==> inputs of run a <==
Design digital_loc, start of the top module:
module digital_loc(
    input key_a,
    input key_b,
    input key_c,
    input key_d,
    input reset,
	 input clk,
    output [6:0] postion_state,
	 output  [3:0] x,
	 output reg [1:0] Led2,
	 output  [3:0] selector,
	 output reg dot,
	 output S_CLK,
	 output LR_CLK,
	 output M_CLK,
	 output  Sin
    );
	  wire tick;
	 reg [3:0] min2; reg[3:0] min1; reg[2:0] H1; reg [3:0] H2;
	 reg [3:0] A_min2; reg [3:0] A_min1; reg [1:0] A_H1; reg [3:0] A_H2;
	 reg [5:0] sec;
	 ClockDivider twohundredHZ(clk, tick, reset);
	 wire tempa, tempb, tempc, tempd;
	 Debouncing a(key_a,clk,tick,reset,tempa),
					b(key_b,clk,tick,reset,tempb),
					c(key_c,clk,tick,reset,tempc),
					d(key_d,clk,tick,reset,tempd);
	 wire tempAA,tempBB,tempCC,tempDD;
	Rising_Edge_Detector		AA(tempa,clk,tick,reset,tempAA),
									BB(tempb,clk,tick,reset,tempBB),
									CC(tempc,clk,tick,reset,tempCC),
									DD(tempd,clk,tick,reset,tempDD);
integer interal_counter;
reg alarm_sound;
reg [20:0] old_value;
reg condition_alarm;
 reg [3:0] state, nextState;
parameter state_Clock=4'b0001        ,state_Adjust_min2= 4'b0010;
parameter state_Adjust_min1= 4'b0011 ,state_Adjust_H2= 4'b0100;
parameter state_Adjust_H1= 4'b0101   ,state_Adjust_Amin2= 4'b0110;
parameter state_Adjust_Amin1= 4'b0111,state_Adjust_AH2= 4'b1000;
parameter state_Adjust_AH1= 4'b1001  ,state_Pause=4'b1010;
  ...
export LEC_CHECK = 0
export CAP_MARGIN = 20
export CELL_PAD_IN_SITES_DETAIL_PLACEMENT = 0
export CELL_PAD_IN_SITES_GLOBAL_PLACEMENT = 1
export CORE_MARGIN = 2
export CORE_UTILIZATION = 17
export CTS_CLUSTER_DIAMETER = 78
export CTS_CLUSTER_SIZE = 100
export PLACE_DENSITY_LB_ADDON = 0.22
export SETUP_SLACK_MARGIN = -0.31
export SLEW_MARGIN = 20
create_clock -name core_clock -period 8.47 [get_ports {clk}]
run.sh (not shown) runs the stock make flow with config.mk's settings and CLKGATE_MAP_FILE=.
==> run b (differences from run a) <==
ABC_AREA = 0   (was not set)
CELL_PAD_IN_SITES_DETAIL_PLACEMENT = not set   (was 0)
CELL_PAD_IN_SITES_GLOBAL_PLACEMENT = not set   (was 1)
CORE_UTILIZATION = 72   (was 17)
CTS_CLUSTER_DIAMETER = 232   (was 78)
CTS_CLUSTER_SIZE = not set   (was 100)
PLACE_DENSITY_LB_ADDON = not set   (was 0.22)
SETUP_SLACK_MARGIN = 0.21   (was -0.31)
==> flow/constraint.sdc (replaced) <==
create_clock -name core_clock -period 2.99 [get_ports {clk}]
set_input_delay 0.5980 -clock core_clock [delete_from_list [all_inputs] [get_ports {clk}]]
set_output_delay 0.5980 -clock core_clock [all_outputs]
set_load 0.01 [all_outputs]
==> summary of the runs <==
- Of run a and run b, run a has the higher clock-buffer cell count (gap 2).
- Run a produced a clean layout. Run b produced a layout that fails on setup timing.
- Clock power: run a is smaller than run b (66%).
- Against run a, the die area of run b is smaller by about 80%.
- Against run b, the clock skew of run a is lower by 0.014 ns.
- Between run b and run a, the lower wire length is in run b (gap about 9%, measured against run a).

* * *

==> inputs of exp/sierra <==
Starting RTL as in the previous note.
clock: 3.02 ns
lec_check: 0
cap_margin: 20
cell_pad_in_sites_global_placement: 0
core_margin: 2
core_utilization: 72
cts_cluster_diameter: 32
gpl_timing_driven: 1
min_routing_layer: met1
place_density_lb_addon: 0.27
slew_margin: 20
==> inputs of exp/cedar, as changes to exp/sierra <==
CELL_PAD_IN_SITES_GLOBAL_PLACEMENT = unset   (was 0)
CORE_MARGIN = 8   (was 2)
CORE_UTILIZATION = 40   (was 72)
CTS_CLUSTER_DIAMETER = unset   (was 32)
GPL_TIMING_DRIVEN = unset   (was 1)
HOLD_SLACK_MARGIN = -0.08   (was unset)
MIN_ROUTING_LAYER = unset   (was met1)
PLACE_DENSITY_LB_ADDON = unset   (was 0.27)
SLEW_MARGIN = 30   (was 20)
==> flow/constraint.sdc (replaced) <==
create_clock -name core_clock -period 10.0 [get_ports {clk}]
set_input_delay 2.0000 -clock core_clock [delete_from_list [all_inputs] [get_ports {clk}]]
set_output_delay 2.0000 -clock core_clock [all_outputs]
set_load 0.01 [all_outputs]
==> inputs of exp/onyx, as changes to exp/sierra <==
CELL_PAD_IN_SITES_GLOBAL_PLACEMENT = unset   (was 0)
CORE_UTILIZATION = 58   (was 72)
CTS_CLUSTER_DIAMETER = unset   (was 32)
GPL_TIMING_DRIVEN = unset   (was 1)
MIN_ROUTING_LAYER = unset   (was met1)
PLACE_DENSITY_LB_ADDON = unset   (was 0.27)
==> flow/constraint.sdc (replaced) <==
create_clock -name core_clock -period 6.89 [get_ports {clk}]
set_input_delay 1.3780 -clock core_clock [delete_from_list [all_inputs] [get_ports {clk}]]
set_output_delay 1.3780 -clock core_clock [all_outputs]
set_load 0.01 [all_outputs]
==> qor.yml <==
critical_path:
  worst-path-buf-inv: 3
  r2r_end: "old_value[6]$_DFFE_PN0P_"
  crit_chain: "inv_1 -> ha_1 -> nor2b_1 -> o22ai_1 -> a222oi_1 -> mux4_2 -> inv_1 -> clkdlybuf4s50_1"
  setup.worst_path.start: "H1[0]$_DFFE_PN0P_"
clock_network:
  htree_levels: 1
  post-cts-setup-buffers: 0
global_routing:
  met3_usage: 0.0312
detailed_routing:
  vias_per_cell: 5.95
  drtPass1Iterations: 5
placement:
  dpl.hpwl_um: 25700
  placed_cells: 2134
status:
  status: "complete, no violations"
floorplan:
  chipHeight_um: 170
timing:
  rsz0062_at_grt: "no"
  min_period_ns: 4.66
(the above is from exp/onyx)
==> qor.yml <==
clock_network:
  htree_levels: 1
status:
  status: "complete, no violations"
critical_path:
  worst-path-buf-inv: 3
  crit_chain: "inv_1 -> ha_1 -> nor2b_1 -> o22ai_1 -> a222oi_1 -> mux4_2 -> inv_1 -> clkdlybuf4s50_1"
  r2r_end: "old_value[7]$_DFFE_PN0P_"
timing:
  min_period_ns: 5.28
global_routing:
  met3_usage: 0.0186
detailed_routing:
  drtPass1Iterations: 6
placement:
  dpl.hpwl_um: 26200
(the above is from exp/cedar)
==> qor.yml <==
power:
  power_mw: 8.80
  powerDensity_mw_per_mm2: 464
clock_network:
  post-cts-setup-buffers: 10
  htree_levels: 2
status:
  status: "complete, but fails checks"
  violations: "setup timing"
detailed_routing:
  drtPass1Iterations: 7
placement:
  dpl.hpwl_um: 26900
  placed_cells: 2131
global_routing:
  met3_usage: 0.0553
critical_path:
  setup.worst_path.start: "A_min1[0]$_DFFE_PN0P_"
  worstSetupEndpoint: "postion_state[2]"
  r2r_end: "min1[2]$_DFFE_PN0P_"
  crit_chain: "inv_1 -> ha_1 -> ha_1 -> o21ai_0 -> nand2_1 -> a31oi_2 -> a22o_1 -> buf_2"
timing:
  worst_slack_ns: -0.0159
  rsz0062_at_grt: "yes"
  setup_viol_count_final: 2
floorplan:
  num_rows: 54
(the above is from exp/sierra)

* * *

==> v4 <==
digital_loc again, from the RTL that the note above started with.
Design digital_loc, start of the top module:
module digital_loc(
    input key_a,
    input key_b,
    input key_c,
    input key_d,
    input reset,
	 input clk,
    output [6:0] postion_state,
	 output  [3:0] x,
	 output reg [1:0] Led2,
	 output  [3:0] selector,
	 output reg dot,
	 output S_CLK,
	 output LR_CLK,
	 output M_CLK,
	 output  Sin
    );
	  wire tick;
	 reg [3:0] min2; reg[3:0] min1; reg[2:0] H1; reg [3:0] H2;
	 reg [3:0] A_min2; reg [3:0] A_min1; reg [1:0] A_H1; reg [3:0] A_H2;
	 reg [5:0] sec;
	 ClockDivider twohundredHZ(clk, tick, reset);
	 wire tempa, tempb, tempc, tempd;
	 Debouncing a(key_a,clk,tick,reset,tempa),
					b(key_b,clk,tick,reset,tempb),
					c(key_c,clk,tick,reset,tempc),
					d(key_d,clk,tick,reset,tempd);
	 wire tempAA,tempBB,tempCC,tempDD;
	Rising_Edge_Detector		AA(tempa,clk,tick,reset,tempAA),
									BB(tempb,clk,tick,reset,tempBB),
									CC(tempc,clk,tick,reset,tempCC),
									DD(tempd,clk,tick,reset,tempDD);
integer interal_counter;
reg alarm_sound;
reg [20:0] old_value;
reg condition_alarm;
  ...
==> flow/config.mk <==
export PLATFORM = sky130hd
export DESIGN_NAME = digital_loc
export DESIGN_NICKNAME = digital_loc
export VERILOG_FILES = /design/flow/design.v
export SDC_FILE = /design/flow/constraint.sdc
export NUM_CORES = 4
export LEC_CHECK = 0
export CAP_MARGIN = 20
export CELL_PAD_IN_SITES_GLOBAL_PLACEMENT = 0
export CORE_MARGIN = 2
export CORE_UTILIZATION = 72
export CTS_CLUSTER_DIAMETER = 32
export GPL_TIMING_DRIVEN = 1
export MIN_ROUTING_LAYER = met1
export PLACE_DENSITY = 0.66
export SETUP_SLACK_MARGIN = 0.37
export SLEW_MARGIN = 20
==> flow/constraint.sdc <==
create_clock -name core_clock -period 2.95 [get_ports {clk}]
set_input_delay 0.5900 -clock core_clock [delete_from_list [all_inputs] [get_ports {clk}]]
set_output_delay 0.5900 -clock core_clock [all_outputs]
set_load 0.01 [all_outputs]
==> v11: changes against v4 <==
--- a/flow/config.mk
+++ b/flow/config.mk
@@ -6,12 +6,12 @@
 export NUM_CORES = 4
 export LEC_CHECK = 0
+export ABC_AREA = 1
 export CAP_MARGIN = 20
 export CELL_PAD_IN_SITES_GLOBAL_PLACEMENT = 0
 export CORE_MARGIN = 2
 export CORE_UTILIZATION = 72
-export CTS_CLUSTER_DIAMETER = 32
+export CTS_CLUSTER_DIAMETER = 105
 export GPL_TIMING_DRIVEN = 1
 export MIN_ROUTING_LAYER = met1
 export PLACE_DENSITY = 0.66
-export SETUP_SLACK_MARGIN = 0.37
 export SLEW_MARGIN = 20
==> v29: changes against v4 <==
==> flow/config.mk (replaced) <==
export PLATFORM = sky130hd
export DESIGN_NAME = digital_loc
export DESIGN_NICKNAME = digital_loc
export VERILOG_FILES = /design/flow/design.v
export SDC_FILE = /design/flow/constraint.sdc
export NUM_CORES = 4
export LEC_CHECK = 0
export CAP_MARGIN = 20
export CORE_MARGIN = 2
export CORE_UTILIZATION = 69
export PLACE_DENSITY = 0.39
export SLEW_MARGIN = 20
==> flow/constraint.sdc (replaced) <==
create_clock -name core_clock -period 7.13 [get_ports {clk}]
set_input_delay 1.4260 -clock core_clock [delete_from_list [all_inputs] [get_ports {clk}]]
set_output_delay 1.4260 -clock core_clock [all_outputs]
set_load 0.01 [all_outputs]
==> Changelog: implementation <==
### Physical design

* Run status: no timing/DRC/antenna violations
* Total power at 0.00309 W
* Setup bufs post-CTS at 0
* TritonCTS buffer count at 28
* Stages on worst setup path at 7
* Sw frac at 20.8%
* Tightest Hold Check Type: reg -> reg
* Slowest CP cell: dfrtp_1
* Synth mux share at 3.27%
* Drt pass-1 iters at 6
* Max Fclk at 211 MHz
# the run above: v29

==> Changelog: implementation <==
### Physical design

* Run status: finished with violations
* Synth mux share at under 10%
* Layout check faults: negative setup slack
* Final Setup Violations at 6
* Max Fclk at 311 MHz
* Final worst setup slack at -268 ps
# the run above: v4

==> Changelog: implementation <==
### Physical design

* Synth mux share at 0%
* Hold Slack at -9.88 ps
* Final Hold Fails at 3
* Run status: finished with violations
* Final Setup Violations at 1
* Final worst setup slack at -48.4 ps
* Sw frac at between 20% and 30%
* Layout check faults: negative hold slack, negative setup slack
* Total power at between 0.007 and 0.008 W
# the run above: v11

Power is estimated from default activity; no workload was simulated.
